Design Final_Project, start of the top module:
module Final_Project(reset,sw1,sw2,sw3,sw4,FPGA_clk,dot_row,dot0_col,dot1_col,
							out1, out2, out3, out4, out5, out6);
Settings: LEC_CHECK=0, CAP_MARGIN=20, CORE_MARGIN=2, CORE_UTILIZATION=40, GPL_ROUTABILITY_DRIVEN=0, SLEW_MARGIN=25; clock period 10.0 ns.
run.sh (not shown) runs the stock make flow with config.mk's settings and CLKGATE_MAP_FILE=.
The first run finished clean.
Then changed:
GPL_ROUTABILITY_DRIVEN = not set   (was 0)
SLEW_MARGIN = 20   (was 25)
clock period = 8.18 ns   (was 10.0 ns; I/O delays follow)
=>
- sequential cell count is unchanged
- setup slack got worse by 1.4 ns
- worst hold slack degrades by 0.015 ns
Then changed:
clock period = 10.0 ns   (was 8.18 ns; I/O delays follow)
Clock-buffer cell count is lower by 3.
Total power is lower by 18%.
Register-to-register slack improves by 1.8 ns.
Critical path depth stays the same.
Wire length is higher by 1.4%.
Via count is higher by 0.33%.
Design area stays flat.
Then changed:
CORE_UTILIZATION = 26   (was 40)
clock period = 7.21 ns   (was 10.0 ns; I/O delays follow)
=> The changed run passed the timing, DRC and antenna checks. Sequential power is higher by well over a third. Design area is higher slightly. Combinational power is higher by well over a third. Count of clock-buffer cells in the layout is higher by 3. Non-clock buffer count is higher by 1. Sequential share of layout area is lower by 0.46 points.
Then changed:
CORE_UTILIZATION = 57   (was 26)
CTS_CLUSTER_SIZE = 96   (was not set)
clock period = 7.4 ns   (was 7.21 ns; I/O delays follow)
What happened: The new run completed with no timing, DRC or antenna violations. Synthesized area stays the same. Routed wire length decreases by 4.0%. Final area drops by 2.9%. Power falls by 3.1%. Clock power goes down by about 4%. Sequential share of layout area rose by 0.76 points. Combinational power shrinks by about 3%. Hold slack hardly moves. Die area decreases by 54%. Cell count fell by 15%. Global-route usage went up by 15 points.

* * *

## try-indigo
Final_Project again, from the RTL that the note above started with.
clock: 10.0 ns
lec_check: 0
abc_area: 1
cap_margin: 20
core_margin: 2
core_utilization: 31
gpl_routability_driven: 1
gpl_timing_driven: 1
min_routing_layer: met1
place_density: 0.51
slew_margin: 15
tns_end_percent: 70
For try-ember, these inputs were changed with respect to try-indigo:
Settings: a change of SLEW_MARGIN from 15 to 10; an added CELL_PAD_IN_SITES_GLOBAL_PLACEMENT of 2; a change of MIN_ROUTING_LAYER from met1 to met2; a deleted TNS_END_PERCENT that had been 70; a change of PLACE_DENSITY from 0.51 to 0.66; an added HOLD_SLACK_MARGIN of 0.14; a change of CORE_UTILIZATION from 31 to 40; a deleted ABC_AREA that had been 1; an added SETUP_SLACK_MARGIN of -0.77.
### Flow results
try-ember has completed all stages; timing, DRC and antenna checks passed. Area of the synthesized netlist per yosys stat, try-ember vs try-indigo: down by a little under 10%. Compared to try-indigo, the routing of try-ember uses less wire. try-indigo → try-ember: worst max-slew margin expressed relative to the limit has decreased; horizontal die size shrank by 39 um. Comparing try-ember and try-indigo, the higher combined buffer and inverter count along the critical path was measured on try-indigo. try-ember vs try-indigo: achievable frequency down by more than 10%. Compared with try-indigo, try-ember shows cell count lower by 1094. try-ember vs. try-indigo: number of search-and-repair iterations in the first detailed-routing pass went up by 2. Re post-synthesis simple-gate area fraction: try-indigo was higher than try-ember. Compare try-ember and try-indigo | sequential fraction of total cell area higher: try-ember.
Inputs modified between try-ember and try-garnet:
Settings: clearing PLACE_DENSITY, which used to be 0.66; clearing GPL_TIMING_DRIVEN, which used to be 1; clearing SETUP_SLACK_MARGIN, which used to be -0.77; clearing MIN_ROUTING_LAYER, which used to be met2; clearing HOLD_SLACK_MARGIN, which used to be 0.14; clearing GPL_ROUTABILITY_DRIVEN, which used to be 1; swapping 10 for 20 in SLEW_MARGIN; clearing CELL_PAD_IN_SITES_GLOBAL_PLACEMENT, which used to be 2; swapping 10.0 for 7.21 in the clock period (ns, I/O delays scaled along).
Notes after the runs:
try-garnet completed every stage of the flow, and the final layout passed the timing, DRC and antenna checks. Wire length for try-garnet is lower than for try-ember. On post-route clock period utilization: between try-ember and try-garnet, it ends up lower for try-ember. Reported for try-ember and try-garnet, number of H-tree branching levels turned out identical to the last digit. Looking at number of global-route vias before repair, try-garnet sits 8957 lower than try-ember does. Diff try-ember -> try-garnet: sequential cell area share roughly the same, arrival time of the worst setup path went down 0.21 ns.
The inputs of try-xenon differ from those of try-garnet as listed below.
Settings: an added CELL_PAD_IN_SITES_GLOBAL_PLACEMENT of 2; an added GPL_ROUTABILITY_DRIVEN of 0; an added GPL_TIMING_DRIVEN of 0; a change of SLEW_MARGIN from 20 to 10; a change of the clock period (ns, I/O delays scaled along) from 7.21 to 10.0.
Results
- Having completed the whole flow, try-xenon delivered a layout that passed the timing, DRC and antenna checks.
- For wire length, dividing the value from try-garnet by the value from try-xenon gives 0.934.
- Side by side, worst setup slack turned out higher in try-xenon than in try-garnet.
- In the reports for try-garnet and try-xenon, the smaller number of buffer and inverter stages on the critical path belongs to try-garnet.
- Area: try-xenon vs try-garnet -> try-xenon larger
- try-xenon against try-garnet: number of antenna violations at the first check in global routing decreased 1, proportion of power drawn by flip-flops and latches decreased 1.9 points, worst-case reg-to-reg path depth essentially unchanged.
- As far as fraction of power consumed by combinational cells is concerned, try-xenon and try-garnet perform about the same.
- Diff try-garnet -> try-xenon | total power after layout | down by more than 10%

* * *

Starting RTL as in the previous note.
Settings: LEC_CHECK=0, CAP_MARGIN=20, CORE_MARGIN=2, CORE_UTILIZATION=68, CTS_CLUSTER_DIAMETER=43, CTS_CLUSTER_SIZE=34, MAX_ROUTING_LAYER=met4, SETUP_SLACK_MARGIN=1.12, SLEW_MARGIN=20; clock period 4.21 ns.
The baseline ended with an error in global routing on GRT-0232.
Change:
Settings changed: ABC_AREA from default to 1, CORE_UTILIZATION 68 to 72, CTS_CLUSTER_DIAMETER 43 to default, CTS_CLUSTER_SIZE 34 to default, MAX_ROUTING_LAYER met4 to default, PLACE_DENSITY from default to 0.82, SETUP_SLACK_MARGIN 1.12 to default.
Clock period 4.21 ns to 4.78 ns, I/O delays scaled along.
After rerunning: The changed run finished but fails on negative setup slack. Die area went up by 2.7%. Synthesized cell count rose by 33%. Synthesized area climbs by about 9%.
Change:
Settings changed: CTS_CLUSTER_SIZE from default to 75, PLACE_DENSITY 0.82 to default, SETUP_SLACK_MARGIN from default to 1.25.
What happened: The new run died in global routing. Area after synthesis is unchanged. Die size is unchanged. Synthesized cell count does not change.
Change:
Settings changed: ABC_AREA 1 to default, CTS_CLUSTER_SIZE 75 to default, MAX_ROUTING_LAYER from default to met4, PLACE_DENSITY from default to 0.67, SETUP_SLACK_MARGIN 1.25 to -0.6.
Clock period 4.78 ns to 8.15 ns, I/O delays scaled along.
Effect:
- The new run produced a clean layout
- die size drops by a little under a tenth
- synthesized area drops by a little under a tenth
- synthesized cell count drops by a quarter to a third
Change:
Settings changed: ABC_AREA from default to 1, CORE_UTILIZATION 72 to 70, MAX_ROUTING_LAYER met4 to default, PLACE_DENSITY 0.67 to default, SETUP_SLACK_MARGIN -0.6 to default.
Clock period 8.15 ns to 4.82 ns, I/O delays scaled along.
=>
- The new run ran to the end with violations: negative setup slack
- non-clock buffer count rose by 47
- global-route usage fell by 0.68 points
- register-to-register slack gets worse by 2.6 ns
- wire length rose by 20%
- die size rose by 12%

* * *

## cedar
Starting RTL as in the previous note.
## Final_Project
module Final_Project(reset,sw1,sw2,sw3,sw4,FPGA_clk,dot_row,dot0_col,dot1_col,
							out1, out2, out3, out4, out5, out6);
input FPGA_clk;	 
input reset, sw1, sw2, sw3, sw4; 
output [7:0]dot_row, dot0_col, dot1_col;
output [6:0]out1, out2, out3, out4, out5, out6;
reg [3:0]x;	 
reg move_x;	 
reg [1:0]move_y;	 
reg [2:0]y;	 
reg [1:0]gamestate;	 
reg [6:0]timecount;  
reg [6:0]lscore, rscore;
reg [3:0]x_q;
reg [2:0]y_q;
reg [1:0]gamestate_q;
reg [6:0]lscore_q, rscore_q;
wire [7:0]my_plate, enemy_plate; 
wire ballclk;
wire plateclk;
wire timeclk;
wire refreshclk;	
wire dotmatrixclk;
wire goalclk;
wire [7:0]dot_row, dot0_col, dot1_col;
wire [6:0]out1, out2, out3, out4, out5, out6;
dotmatrix DOT(.clk(FPGA_clk), .reset(reset), .en(dotmatrixclk), .gamestate(gamestate_q), .dot_row(dot_row), 
				  .dot0_col(dot0_col), .dot1_col(dot1_col), .my_plate(my_plate),
				  .rscore(rscore_q), .lscore(lscore_q),
				  .enemy_plate(enemy_plate), .x(x_q), .y(y_q));
plate PLA (.reset(reset), .clk(FPGA_clk), .en(plateclk), .sw1(sw1), .sw2(sw2), .sw3(sw3), .sw4(sw4), 
			  .nextleftpos(my_plate), .nextrightpos(enemy_plate));
sevendisplay SEV(.lscore(lscore), .rscore(rscore), .timecount(timecount),
					  .out1(out1), .out2(out2), .out3(out3), .out4(out4),
  ...
Settings: LEC_CHECK=0, ABC_AREA=1, CAP_MARGIN=20, CORE_MARGIN=2, CORE_UTILIZATION=68, CTS_CLUSTER_DIAMETER=210, GPL_TIMING_DRIVEN=1, HOLD_SLACK_MARGIN=-0.09, MAX_ROUTING_LAYER=met4, SLEW_MARGIN=20, TNS_END_PERCENT=80; clock period 4.22 ns.
Ran to the end and failed final checks on negative setup slack: cedar.
Relative to cedar, the following input files were edited for fjord:
Settings: swapping 68 for 70 in CORE_UTILIZATION; clearing TNS_END_PERCENT, which used to be 80; clearing HOLD_SLACK_MARGIN, which used to be -0.09; clearing MAX_ROUTING_LAYER, which used to be met4; clearing GPL_TIMING_DRIVEN, which used to be 1; swapping 210 for 201 in CTS_CLUSTER_DIAMETER.
### Flow results
The post-DP HPWL of fjord was inferior to that of cedar. Looking at pre-CTS setup slack, fjord sits 53 ps lower than cedar does. fjord got as far as global routing, where a tool error ended the run. Diff cedar -> fjord: core box area down 840 um^2; maximum clock path buffer count has remained practically unchanged; die height -about 1.4%. Changes observed in fjord relative to cedar: count of instantiated cells in the yosys netlist was more or less identical; post-synthesis xor/xnor area fraction was more or less identical; TritonCTS buffer count went up by 3.7%.
> inputs changed (fjord -> zinc)
Settings: a deleted CTS_CLUSTER_DIAMETER that had been 201; a change of the clock period (ns, I/O delays scaled along) from 4.22 to 4.78.
Among fjord and zinc, the run that stopped before the end is fjord, and it is the only one.
Status zinc: flow complete, layout not clean - negative setup slack
global routing: fjord exited with error
Relative to fjord, placer's final routability congestion estimate has increased by 0.030 in zinc.
[compare] base=fjord new=zinc: clock sink count stayed essentially flat; HPWL reported at the end of detailed placement down 5.1%; count of placed standard cells including taps has decreased.
Register bit count reported by yosys: zinc vs fjord — no meaningful difference
Diff fjord -> zinc: standard-cell row count ~0 delta; number of gates given a new drive strength after cts lower.
Summary of the comparison: post-place instance area is lower in zinc, relative to fjord.
From fjord to zinc, area after synthesis did not move at all.
> inputs changed (zinc -> willow)
Settings: CORE_UTILIZATION: 70 -> 68; MAX_ROUTING_LAYER: unset -> met4; ABC_AREA: 1 -> unset; the clock period (ns, I/O delays scaled along): 4.78 -> 4.21.
[summary]
Nothing crashed in willow and all stages finished; the problem is that the final layout failed, the offending checks being negative setup slack.
zinc -> stages 100% | layout checks FAIL | negative setup slack
Synthesized area, willow and zinc, lower one = willow.
Tap cell count of willow falls short of that of zinc by more than 10%.
Comparing total negative slack for willow and zinc, the bigger number came from zinc.
willow ended with less cell count listed in synth_stat.txt than zinc.
Source of the critical timing path = timecount[6]: zinc; source of the critical timing path = rscore[4]: willow
Changes observed in willow relative to zinc: gate count of the mapped netlist down about 25%; clock power has increased; synthesized-area fraction occupied by ao, oa, aoi and oai cells saw an increase; area share of and/or/nand/nor cells after synthesis down 12 points.
Per the comparison of willow with zinc, power share of the clock group now larger; non-clock buffer count now larger.
Relative to zinc, yosys synthesis chip area has decreased by about 8% in willow.

* * *

Setup of build 1:
Starting RTL as in the previous note.
clock: 12.3 ns
lec_check: 0
cap_margin: 20
core_aspect_ratio: 1.23
core_margin: 2
core_utilization: 42
cts_cluster_diameter: 210
gpl_routability_driven: 0
gpl_timing_driven: 0
hold_slack_margin: 0.09
max_routing_layer: met4
place_density_lb_addon: 0.02
slew_margin: 20
tns_end_percent: 80
#### Input delta (build 67 over build 1)
Settings: removing GPL_ROUTABILITY_DRIVEN (formerly 0); removing CORE_ASPECT_RATIO (formerly 1.23); changing HOLD_SLACK_MARGIN from 0.09 to -0.09; changing CORE_UTILIZATION from 42 to 72; changing GPL_TIMING_DRIVEN from 0 to 1; setting SETUP_SLACK_MARGIN to -0.35 for the first time; removing PLACE_DENSITY_LB_ADDON (formerly 0.02); setting ABC_AREA to 1 for the first time; changing the clock period (ns, I/O delays scaled along) from 12.3 to 4.36.
Results
Build 67 finished all stages; layout check result: FAIL, due to setup timing.
Summary of build 67 over build 1: number of cells in the finished layout apart from fillers now sits higher, fraction of the cycle the final worst path needs now sits higher, cell leakage power now sits higher, number of antenna violations at the first check in global routing now sits higher, proportion of synthesized chip area in sequential cells now sits lower.
Build 1 has higher number of ordinary and repair buffers in the finished layout than build 67.
| number of logic gates | higher: build 67 |
Compare build 1 and build 67 | arithmetic-cell share of the synthesized area counting full adders, half adders and majority gates lower: build 67
Total die size ended up about 36% lower on build 67 than on build 1.
Summary: with build 1 as the reference, number of standard cells after synthesis in build 67 moved up by more than a quarter.
Cell at the slowest stage of the critical path: clkdlybuf4s50_1 -> build 1, dfxtp_4 -> build 67
What build 79 does differently from build 67 at the input level:
Settings: HOLD_SLACK_MARGIN: -0.09 -> unset; SETUP_SLACK_MARGIN: -0.35 -> unset; CORE_UTILIZATION: 72 -> 68; SLEW_MARGIN: 20 -> 5; the clock period (ns, I/O delays scaled along): 4.36 -> 4.15.
### Flow results
Build 79: aborted in global routing (5_1_grt) (tool error). The total CTS buffers of build 79 falls short of that of build 67 by 1. Relative to build 67, number of rows in the core area has increased by 3.3% in build 79. [compare] base=build 67 new=build 79: placement-stage worst setup slack went down by 0.057 ns; core box area went up; starting utilization of the core area decreased 4.3 points; maximum number of buffers from clock root to sink has remained practically unchanged.

* * *

Final_Project again, from the RTL that the note above started with.
## Final_Project
module Final_Project(reset,sw1,sw2,sw3,sw4,FPGA_clk,dot_row,dot0_col,dot1_col,
							out1, out2, out3, out4, out5, out6);
export LEC_CHECK = 0
export CAP_MARGIN = 20
export CELL_PAD_IN_SITES_GLOBAL_PLACEMENT = 2
export CORE_MARGIN = 2
export CORE_UTILIZATION = 26
export CTS_CLUSTER_SIZE = 26
export GPL_ROUTABILITY_DRIVEN = 1
export GPL_TIMING_DRIVEN = 1
export HOLD_SLACK_MARGIN = -0.01
export MAX_ROUTING_LAYER = met5
export MIN_ROUTING_LAYER = met2
export PLACE_DENSITY = 0.66
export SETUP_SLACK_MARGIN = -0.77
export SLEW_MARGIN = 30
create_clock -name core_clock -period 10.0 [get_ports {FPGA_clk}]
The starting point passed the timing, DRC and antenna checks.
Next try:
- ABC_AREA: default -> 1
- CELL_PAD_IN_SITES_GLOBAL_PLACEMENT: 2 -> default
- CORE_UTILIZATION: 26 -> 40
- CTS_CLUSTER_SIZE: 26 -> default
- HOLD_SLACK_MARGIN: -0.01 -> default
- MAX_ROUTING_LAYER: met5 -> default
- MIN_ROUTING_LAYER: met2 -> met1
- PLACE_DENSITY: 0.66 -> 0.51
- SETUP_SLACK_MARGIN: -0.77 -> default
- SLEW_MARGIN: 30 -> 5
- TNS_END_PERCENT: default -> 70
Synthesized area came out higher by 8.8%.
Clock skew came out lower by 5.4 ps.
Combinational power came out higher by about 9%.
Non-clock buffer count came out lower by 13.
Sequential power hardly moves.
Synthesized cell count came out higher by 33%.
Worst setup slack improves by 740 ps.
Register-to-register slack improves by 910 ps.
Clock-buffer cell count came out higher by 3.
Fmax came out higher by 12%.
Next try:
- ABC_AREA: 1 -> default
- CELL_PAD_IN_SITES_GLOBAL_PLACEMENT: default -> 2
- CTS_CLUSTER_SIZE: default -> 26
- MAX_ROUTING_LAYER: default -> met4
- MIN_ROUTING_LAYER: met1 -> met2
- PLACE_DENSITY: 0.51 -> 0.66
- SETUP_SLACK_MARGIN: default -> -0.77
- SLEW_MARGIN: 5 -> 10
- TNS_END_PERCENT: 70 -> default
After rerunning: With this change the flow reached the layout checks and failed them: DRC. Via count goes up by 15%. Non-clock buffer count goes up by 11. Register-to-register slack degrades by 920 ps. Setup slack degrades by 1000 ps. Maximum frequency goes down by 14%. Critical path depth goes down by 6. Sequential share of layout area goes up by 1.9 points.
Power figures rest on the tool's default switching activity, not on a simulated workload.
